P:
Design CPUSystem, start of the top module:
module CPUSystem(Clock, Reset, T, Mem_Address, Mem_WData, Mem_RData, Mem_Read, Mem_Write);
    input wire Clock;
    input wire Reset;
    output wire [7:0] T;
    output wire [15:0] Mem_Address;
    output wire [7:0] Mem_WData;
    input wire [7:0] Mem_RData;
    output wire Mem_Read;
    output wire Mem_Write;
    reg [2:0] RF_OutASel, RF_OutBSel, RF_FunSel;
    reg [3:0] RF_RegSel, RF_ScrSel;
    reg [4:0] ALU_FunSel;
    reg ALU_WF;
    reg [1:0] ARF_OutCSel, ARF_OutDSel;
    reg [2:0] ARF_FunSel, ARF_RegSel;
    reg IR_LH, IR_Write;
    reg Mem_WR, Mem_CS;
    reg [1:0] MuxASel, MuxBSel;
    reg MuxCSel;
    reg [5:0] D;
    reg [1:0] RSEL;
    reg S;
    reg [2:0] DSTREG, SREG1, SREG2;
    reg [7:0] _T;
    reg [7:0] T_n;
    reg [2:0] q_RF_OutASel, q_RF_OutBSel, q_RF_FunSel;
    reg [3:0] q_RF_RegSel, q_RF_ScrSel;
    reg [4:0] q_ALU_FunSel;
    reg q_ALU_WF;
    reg [1:0] q_ARF_OutCSel, q_ARF_OutDSel;
    reg [2:0] q_ARF_FunSel, q_ARF_RegSel;
    reg q_IR_LH, q_IR_Write;
    reg q_Mem_WR, q_Mem_CS;
    reg [1:0] q_MuxASel, q_MuxBSel;
    reg q_MuxCSel;
    reg [5:0] q_D;
    reg [1:0] q_RSEL;
    reg q_S;
    reg [2:0] q_DSTREG, q_SREG1, q_SREG2;
    reg [7:0] q_T;
    reg [7:0] q_Tout;
    wire [15:0] IRNext;
    wire [3:0] FlagsNext;
    ArithmeticLogicUnitSystem _ALUSystem(.RF_OutASel(q_RF_OutASel), .RF_OutBSel(q_RF_OutBSel), .RF_FunSel(q_RF_FunSel),
        .RF_RegSel(q_RF_RegSel), .RF_ScrSel(q_RF_ScrSel), .ALU_FunSel(q_ALU_FunSel), .ALU_WF(q_ALU_WF), .ARF_OutCSel(q_ARF_OutCSel),
        .ARF_OutDSel(q_ARF_OutDSel), .ARF_FunSel(q_ARF_FunSel), .ARF_RegSel(q_ARF_RegSel), .IR_LH(q_IR_LH), .IR_Write(q_IR_Write),
        .Mem_WR(q_Mem_WR), .Mem_CS(q_Mem_CS), .MuxASel(q_MuxASel), .MuxBSel(q_MuxBSel), .MuxCSel(q_MuxCSel), .Clock(Clock),
        .Reset(Reset), .MemData(Mem_RData), .Address(Mem_Address), .MuxCOut(Mem_WData), .IRNext(IRNext), .FlagsNext(FlagsNext)
    );
    assign T = q_Tout;
  ...
For scale: ~3,600 cells after synthesis, about 240 flip-flops, roughly 44 I/O pins, about 24,000 um^2 of cells after synthesis.
make LEC_CHECK=0 ABC_AREA=0 CAP_MARGIN=40 CELL_PAD_IN_SITES_DETAIL_PLACEMENT=1 CORE_ASPECT_RATIO=0.89 CORE_MARGIN=2 CORE_UTILIZATION=41 CTS_CLUSTER_DIAMETER=92 CTS_CLUSTER_SIZE=20 HOLD_SLACK_MARGIN=0.03 MAX_ROUTING_LAYER=met4 MIN_ROUTING_LAYER=met1 PLACE_DENSITY_LB_ADDON=0.09 SLEW_MARGIN=25 finish   # period 7.06 ns
run.sh (not shown) runs the stock make flow with config.mk's settings and CLKGATE_MAP_FILE=.
P ran to completion and came out clean on the timing, DRC and antenna checks.
--- input diff P..Q ---
- PLACE_DENSITY_LB_ADDON: 0.09 -> unset
- CORE_UTILIZATION: 41 -> 40
- HOLD_SLACK_MARGIN: 0.03 -> unset
- CTS_CLUSTER_DIAMETER: 92 -> unset
- CORE_MARGIN: 2 -> 4
- CORE_ASPECT_RATIO: 0.89 -> unset
- ABC_AREA: 0 -> unset
- CAP_MARGIN: 40 -> 20
- SLEW_MARGIN: 25 -> 40
- CELL_PAD_IN_SITES_DETAIL_PLACEMENT: 1 -> unset
- MIN_ROUTING_LAYER: met1 -> unset
- MAX_ROUTING_LAYER: met4 -> unset
- CTS_CLUSTER_SIZE: 20 -> unset
- the clock period (ns, I/O delays scaled along): 7.06 -> 11.7
- In the metrics for P and Q, the one carrying the higher global-route usage is P.
- Re setup slack: Q is 2780 ps up on P.
- Comparing P and Q, the higher area of the core region is on Q.

* * *

CPUSystem again, from the RTL that the note above started with.
export LEC_CHECK = 0
export ABC_AREA = 0
export CAP_MARGIN = 10
export CELL_PAD_IN_SITES_DETAIL_PLACEMENT = 0
export CELL_PAD_IN_SITES_GLOBAL_PLACEMENT = 0
export CORE_ASPECT_RATIO = 0.82
export CORE_MARGIN = 2
export CORE_UTILIZATION = 70
export CTS_CLUSTER_DIAMETER = 28
export CTS_CLUSTER_SIZE = 58
export GPL_ROUTABILITY_DRIVEN = 1
export MAX_ROUTING_LAYER = met5
export MIN_ROUTING_LAYER = met1
export SETUP_SLACK_MARGIN = 0.66
export SLEW_MARGIN = 30
create_clock -name core_clock -period 2.32 [get_ports {Clock}]
The baseline died in clock tree synthesis (4_1_cts) with DPL-0038.
Rerun with:
- ABC_AREA: 0 -> default
- CAP_MARGIN: 10 -> 20
- CELL_PAD_IN_SITES_DETAIL_PLACEMENT: 0 -> default
- CELL_PAD_IN_SITES_GLOBAL_PLACEMENT: 0 -> default
- CORE_ASPECT_RATIO: 0.82 -> default
- CORE_UTILIZATION: 70 -> 40
- CTS_CLUSTER_DIAMETER: 28 -> default
- CTS_CLUSTER_SIZE: 58 -> default
- GPL_ROUTABILITY_DRIVEN: 1 -> default
- MAX_ROUTING_LAYER: met5 -> default
- MIN_ROUTING_LAYER: met1 -> default
- SETUP_SLACK_MARGIN: 0.66 -> default
- SLEW_MARGIN: 30 -> 20
- clock period: 2.32 -> 16.5 ns (I/O delays scaled with it)
What happened: With this change the flow finished clean. Die size went up by 73%. Area after synthesis is unchanged. Synthesized cell count is unchanged.
Rerun with:
- CORE_UTILIZATION: 40 -> 72
- clock period: 16.5 -> 6.17 ns (I/O delays scaled with it)
After rerunning:
- With this change the flow finished with setup timing left
- setup slack got worse by 6600 ps
- count of clock-buffer cells in the layout stays the same
- sequential share of layout area decreases by 0.63 points
- global-route usage rose by 22 points
- synthesized cell count stays the same
